## run A
==> flow/design.v (excerpt) <==
module joltage #(parameter int LENGTH = 100) (
    input logic clk, rst, start, data_valid,
    input logic [4*LENGTH-1:0] line_flat,
    output logic [15:0] joltage1_out,
    output logic [63:0] joltage2_out,
    output logic done
    );
Size in the first run: ~5900 cells after synthesis, roughly 540 flip-flops, ~490 I/O pins.
==> flow/config.mk <==
export PLATFORM = sky130hd
export DESIGN_NAME = joltage
export DESIGN_NICKNAME = joltage
export VERILOG_FILES = /design/flow/design.v
export SDC_FILE = /design/flow/constraint.sdc
export NUM_CORES = 4
export LEC_CHECK = 0
export CAP_MARGIN = 25
export CORE_MARGIN = 2
export CORE_UTILIZATION = 62
export MIN_ROUTING_LAYER = met1
export SETUP_SLACK_MARGIN = -1.38
export SLEW_MARGIN = 20
export TNS_END_PERCENT = 25
==> flow/constraint.sdc <==
create_clock -name core_clock -period 20.8 [get_ports {clk}]
set_input_delay 4.1600 -clock core_clock [delete_from_list [all_inputs] [get_ports {clk}]]
set_output_delay 4.1600 -clock core_clock [all_outputs]
set_load 0.01 [all_outputs]
run.sh (not shown) runs the stock make flow with config.mk's settings and CLKGATE_MAP_FILE=.
No crash in run A: every stage finished, but the layout fails its final checks due to negative setup slack.
Inputs modified between run A and run B:
# run A
export LEC_CHECK = 0
export CAP_MARGIN = 25
export CORE_MARGIN = 2
export CORE_UTILIZATION = 62
export MIN_ROUTING_LAYER = met1
export SETUP_SLACK_MARGIN = -1.38
export SLEW_MARGIN = 20
export TNS_END_PERCENT = 25
create_clock -name core_clock -period 20.8 [get_ports {clk}]
# run B
export LEC_CHECK = 0
export CAP_MARGIN = 20
export CORE_MARGIN = 2
export CORE_UTILIZATION = 62
export SLEW_MARGIN = 20
create_clock -name core_clock -period 24.1 [get_ports {clk}]
## What came out
Comparing run A and run B, the higher final weighted congestion of routability-driven global placement is on run A. Run B does better than run A on final period demand of the worst path. Per the final summary, run B finished and its layout is clean on timing, DRC and antenna. Relative to run A, the number of buffers created by CTS measured on run B has increased by a few percent.
Modified inputs, run C compared to run B
# run B
export LEC_CHECK = 0
export CAP_MARGIN = 20
export CORE_MARGIN = 2
export CORE_UTILIZATION = 62
export SLEW_MARGIN = 20
create_clock -name core_clock -period 24.1 [get_ports {clk}]
# run C
export LEC_CHECK = 0
export CAP_MARGIN = 20
export CORE_MARGIN = 2
export CORE_UTILIZATION = 40
export CTS_CLUSTER_SIZE = 99
export GPL_ROUTABILITY_DRIVEN = 0
export SLEW_MARGIN = 20
create_clock -name core_clock -period 25.0 [get_ports {clk}]
==> results <==
- Delta (run C minus run B): placed wire-length estimate went up by 3.7 mm, die span in x increased by 24% relative to the old numbers.
- In the tables for run C and run B, area of the core reads lower with run B.
- Of run C and run B, the run reporting the higher maximum frequency was run B.


rev 12:
The RTL this note starts from:
==> flow/design.v <==
module joltage #(parameter int LENGTH = 100) (
    input logic clk, rst, start, data_valid,
    input logic [4*LENGTH-1:0] line_flat,
    output logic [15:0] joltage1_out,
    output logic [63:0] joltage2_out,
    output logic done
    );
    logic [3:0] line [0:LENGTH-1];
    genvar k;
    generate
        for (k = 0; k < LENGTH; k++) begin : unflatten
            assign line[k] = line_flat[4*k +: 4];
        end
    endgenerate
    parameter IDLE   = 4'b000_0,
              DATA   = 4'b001_0,
              CALC_1 = 4'b010_0,
              CALC_2 = 4'b011_0,
              SUM    = 4'b100_0,
              DONE   = 4'b101_1;
    logic [3:0] state;
    assign done = state[0];
    logic [3:0] buffer [0:LENGTH-1-2];
    logic [3:0] shift_last;
    assign shift_last = buffer[LENGTH-1-2];
    logic [$clog2(LENGTH)-1:0] counter;
    logic [3:0] p1_curr_jolt [0:1];
    logic p1_jolt_en [0:1];
    always_comb begin : p1_comb 
        p1_jolt_en[0] = shift_last >= p1_curr_jolt[0];
        p1_jolt_en[1] = (p1_curr_jolt[0] >= p1_curr_jolt[1]) && p1_jolt_en[0];
    end
    always_ff @(posedge clk) begin : p1_seq
        if (state == DATA) begin
            p1_curr_jolt[0] <= line[LENGTH-2];
            p1_curr_jolt[1] <= line[LENGTH-1];
        end
        else if (state == CALC_1 || state == CALC_2) begin
            p1_curr_jolt[0] <= p1_jolt_en[0] ? shift_last : p1_curr_jolt[0];
            p1_curr_jolt[1] <= p1_jolt_en[1] ? p1_curr_jolt[0] : p1_curr_jolt[1];
        end
        if (state == IDLE)
            joltage1_out <= 16'd0;
        else if (state == SUM)
            joltage1_out <= joltage1_out + p1_curr_jolt[0] * 4'd10 + p1_curr_jolt[1];
    end
    logic [3:0] p2_curr_jolt [0:11];
    logic p2_jolt_en [0:11];
    always_comb begin : p2_comb
        p2_jolt_en[0] = (shift_last >= p2_curr_jolt[0]);
        for (int z = 1; z < 12; z++) begin
            p2_jolt_en[z] = (p2_curr_jolt[z-1] >= p2_curr_jolt[z]) && p2_jolt_en[z-1];
        end
    end
    genvar i;
    generate
        for (i = 0; i < 12; i++) begin
            always_ff @(posedge clk) begin : p2_seq
                if (state == DATA) begin
                    p2_curr_jolt[i] <= line[LENGTH-12+i];
                end
                else if (state == CALC_2) begin
                    if (i == 0)
                        p2_curr_jolt[i] <= p2_jolt_en[i] ? shift_last : p2_curr_jolt[i];
                    else
                        p2_curr_jolt[i] <= p2_jolt_en[i] ? p2_curr_jolt[i-1] : p2_curr_jolt[i];
                end
            end
        end
    endgenerate
    logic [39:0] stage1, stage2, stage3, stage4, stage5, stage6;
    logic [39:0] stage7, stage8, stage9, stage10, stage11, stage12;
    always_comb begin : mult_add  
        stage1  = p2_curr_jolt[0];
        stage2  = (stage1  * 10) + p2_curr_jolt[1];
        stage3  = (stage2  * 10) + p2_curr_jolt[2];
        stage4  = (stage3  * 10) + p2_curr_jolt[3];
        stage5  = (stage4  * 10) + p2_curr_jolt[4];
        stage6  = (stage5  * 10) + p2_curr_jolt[5];
        stage7  = (stage6  * 10) + p2_curr_jolt[6];
        stage8  = (stage7  * 10) + p2_curr_jolt[7];
        stage9  = (stage8  * 10) + p2_curr_jolt[8];
        stage10 = (stage9  * 10) + p2_curr_jolt[9];
        stage11 = (stage10 * 10) + p2_curr_jolt[10];
        stage12 = (stage11 * 10) + p2_curr_jolt[11];
    end
    always_ff @(posedge clk) begin : p2_joltage_sum
        if (state == IDLE)
            joltage2_out <= 64'd0;
        else if (state == SUM) begin
            joltage2_out <= joltage2_out + stage12;
        end
    end
    always_ff @(posedge clk) begin : counter_logic
        if (state == DATA)
            counter <= '0;
        else if (state == CALC_1 || state == CALC_2)
            counter <= counter + 1'b1;
    end
    genvar j;
    generate
        for (j = 0; j < LENGTH-2; j++) begin
            always_ff @(posedge clk) begin : shift_reg
                if ((state == DATA) && data_valid) begin
                    buffer[j] <= line[j];
                end
                if (state == CALC_1 || state == CALC_2) begin
                    buffer[j] <= buffer[j-1];
                    if (j == 0)
                        buffer[j] <= 4'd0;
                end
            end
        end
    endgenerate
    always_ff @(posedge clk) begin : state_transitions
        if (rst) begin
            state <= IDLE;
        end
        else begin
            case (state)
                IDLE: state <= start ? DATA : IDLE;
                DATA: state <= data_valid ? CALC_1 : DATA;
                CALC_1: state <= counter == 4'd9 ? CALC_2 : CALC_1;
                CALC_2: state <= counter == LENGTH - 2'd3 ? SUM : CALC_2;
                SUM: state <= DONE;
                DONE: state <= start ? DATA : DONE;
                default : ;
            endcase
        end
    end
endmodule
clock: 13.9 ns
lec_check: 0
abc_area: 1
cap_margin: 25
core_margin: 2
core_utilization: 20
gpl_timing_driven: 0
min_routing_layer: met1
place_density_lb_addon: 0.13
setup_slack_margin: 1.26
slew_margin: 20
tns_end_percent: 25
STATUS run=rev 12 STAGES=ALL_DONE FINAL_CHECKS=FAILED CAUSE=negative setup slack
> inputs changed (rev 12 -> rev 13)
--- a/flow/config.mk
+++ b/flow/config.mk
@@ -7,10 +7,8 @@
 export LEC_CHECK = 0
-export ABC_AREA = 1
 export CAP_MARGIN = 25
 export CORE_MARGIN = 2
-export CORE_UTILIZATION = 20
-export GPL_TIMING_DRIVEN = 0
+export CORE_UTILIZATION = 66
+export CTS_CLUSTER_SIZE = 58
 export MIN_ROUTING_LAYER = met1
-export PLACE_DENSITY_LB_ADDON = 0.13
-export SETUP_SLACK_MARGIN = 1.26
+export SETUP_SLACK_MARGIN = 3.72
 export SLEW_MARGIN = 20
## What came out
Area inside the core boundary is lower on rev 13. Diff rev 12 and rev 13: multiplexer area fraction after synthesis lower in rev 12. Going from rev 12 to rev 13, chip footprint shrank by more than half. Run status, rev 13: aborted in clock tree synthesis, error DPL-0033. Rev 12 has lower floorplan core density than rev 13. Mean cell area of the mapped netlist was lower in the run labelled rev 12. Summary of rev 13 over rev 12: standard cell area after detailed placement shows an increase of 3.7%; total cells reported by yosys after synthesis shows a reduction of 1761; cell count after synthesis shows a reduction of 23%; area of the synthesized netlist per yosys stat shows a reduction of about 8%. Rev 13 vs. rev 12: final weighted congestion in routability-driven placement went up by about 9%. As of rev 13, area after synthesis had fallen by a little under 10% compared to rev 12.


Setup of delta:
Starts from the design.v that is shown in full above.
make LEC_CHECK=0 CAP_MARGIN=25 CORE_MARGIN=2 CORE_UTILIZATION=36 MIN_ROUTING_LAYER=met1 PLACE_DENSITY_LB_ADDON=0.13 SETUP_SLACK_MARGIN=1.26 SLEW_MARGIN=20 TNS_END_PERCENT=25 finish   # period 13.9 ns
The final report for delta shows a completed flow and a layout that fails verification, specifically setup timing.
For yarrow, these inputs were changed with respect to delta:
--- a/flow/config.mk
+++ b/flow/config.mk
@@ -8,8 +8,8 @@
 export CAP_MARGIN = 25
 export CORE_MARGIN = 2
-export CORE_UTILIZATION = 36
-export MIN_ROUTING_LAYER = met1
-export PLACE_DENSITY_LB_ADDON = 0.13
-export SETUP_SLACK_MARGIN = 1.26
-export SLEW_MARGIN = 20
-export TNS_END_PERCENT = 25
+export CORE_UTILIZATION = 20
+export CTS_CLUSTER_SIZE = 62
+export MIN_ROUTING_LAYER = met2
+export SETUP_SLACK_MARGIN = -0.07
+export SLEW_MARGIN = 30
+export TNS_END_PERCENT = 60
Notes after the runs:
Compared with delta, in yarrow number of search-and-repair iterations in the first detailed-routing pass increased 2; number of vias after detailed routing went up by about 45%; met3 track demand over resource in global routing shows an increase of 21 points; reported max-cap violation count stayed essentially flat; non-clock buffer count now sits higher. yarrow completed end to end; final checks failed (setup timing). In yarrow the global-route track usage on met1 turned out 25 points lower than in delta. Sort yarrow and delta by core occupancy in the finished layout, descending, and delta comes first. yarrow does worse than delta on total core area. Changes observed in yarrow relative to delta: wire length of the first global-routing pass higher; design area picked up an extra 3400 sq um.
Input-level comparison between amber and yarrow:
==> flow/config.mk <==
export PLATFORM = sky130hd
export DESIGN_NAME = joltage
export DESIGN_NICKNAME = joltage
export VERILOG_FILES = /design/flow/design.v
export SDC_FILE = /design/flow/constraint.sdc
export NUM_CORES = 4
export LEC_CHECK = 0
export CAP_MARGIN = 5
export CORE_MARGIN = 2
export CORE_UTILIZATION = 70
export CTS_CLUSTER_SIZE = 58
export MIN_ROUTING_LAYER = met1
export PLACE_DENSITY = 0.65
export SETUP_SLACK_MARGIN = 3.72
export SLEW_MARGIN = 20
export TNS_END_PERCENT = 25
## What came out
The flow ran to completion for all of yarrow and amber but amber, which stopped partway. For amber, the flow was terminated by a tool error in clock tree synthesis (4_1_cts) and produced no final design. | yarrow | all stages done | FAIL | setup timing |. Die area: amber < yarrow. Worst setup slack after placement is lower on amber. Between yarrow and amber, the die outline width is higher for yarrow. Final HPWL from detailed placement of amber exceeds that of yarrow by more than 10%. Diff amber..yarrow | post-synthesis share of cell area spent on and, or, nand and nor gates | unchanged.
Setup changes, amber to lagoon
==> flow/config.mk <==
export PLATFORM = sky130hd
export DESIGN_NAME = joltage
export DESIGN_NICKNAME = joltage
export VERILOG_FILES = /design/flow/design.v
export SDC_FILE = /design/flow/constraint.sdc
export NUM_CORES = 4
export LEC_CHECK = 0
export CAP_MARGIN = 20
export CORE_MARGIN = 2
export CORE_UTILIZATION = 70
export MAX_ROUTING_LAYER = met4
export SETUP_SLACK_MARGIN = 5.0
export SLEW_MARGIN = 20
==> flow/constraint.sdc <==
create_clock -name core_clock -period 18.0 [get_ports {clk}]
set_input_delay 3.6000 -clock core_clock [delete_from_list [all_inputs] [get_ports {clk}]]
set_output_delay 3.6000 -clock core_clock [all_outputs]
set_load 0.01 [all_outputs]
## What came out
Seen in the log of lagoon: DPL-0038 during clock tree synthesis (4_1_cts), after which the run never completed.
Compared with amber, lagoon shows a higher routability-driven placement congestion ratio.
In terms of post-synthesis share of cell area spent on and-or and or-and gates, lagoon and amber differ only marginally.
As far as xor and xnor area share after synthesis goes, lagoon and amber are indistinguishable; the numbers are identical.
Cell area after placement for lagoon is lower than for amber.
lagoon -> amber: die area delta 0, exact match
Edits applied to the flow inputs when going from lagoon to willow:
--- a/flow/config.mk
+++ b/flow/config.mk
@@ -6,8 +6,10 @@
 export NUM_CORES = 4
 export LEC_CHECK = 0
+export ABC_AREA = 1
 export CAP_MARGIN = 20
 export CORE_MARGIN = 2
-export CORE_UTILIZATION = 70
-export MAX_ROUTING_LAYER = met4
-export SETUP_SLACK_MARGIN = 5.0
+export CORE_UTILIZATION = 72
+export CTS_CLUSTER_DIAMETER = 395
+export CTS_CLUSTER_SIZE = 100
+export SETUP_SLACK_MARGIN = 1.91
 export SLEW_MARGIN = 20
==> flow/constraint.sdc <==
create_clock -name core_clock -period 6.35 [get_ports {clk}]
set_input_delay 1.2700 -clock core_clock [delete_from_list [all_inputs] [get_ports {clk}]]
set_output_delay 1.2700 -clock core_clock [all_outputs]
set_load 0.01 [all_outputs]
==> comparison <==
On synthesized cell count, the higher figure sits with willow, not lagoon. willow vs lagoon — xor-xnor portion of the synthesized cell area dropped 2.8 points. Looking at chip area in the Yosys report, willow sits about 8% above lagoon. In the metrics for willow and lagoon, the one carrying the lower share of the yosys chip area belonging to registers is willow. Final RePlAce weighted congestion on willow is up relative to lagoon. willow: aborted in detailed placement (3_5_place_dp) (tool error). Area of the mapped netlist: willow > lagoon. Measured against each other, willow and lagoon differ in floorplan core density, the lower figure coming from lagoon. Sort willow and lagoon by fraction of the mapped netlist area in simple logic gates desc -> top: willow. | placeable core area | willow vs lagoon | about 5% higher |. Re die area: willow and lagoon aren't equal, and the lower value belongs to lagoon.
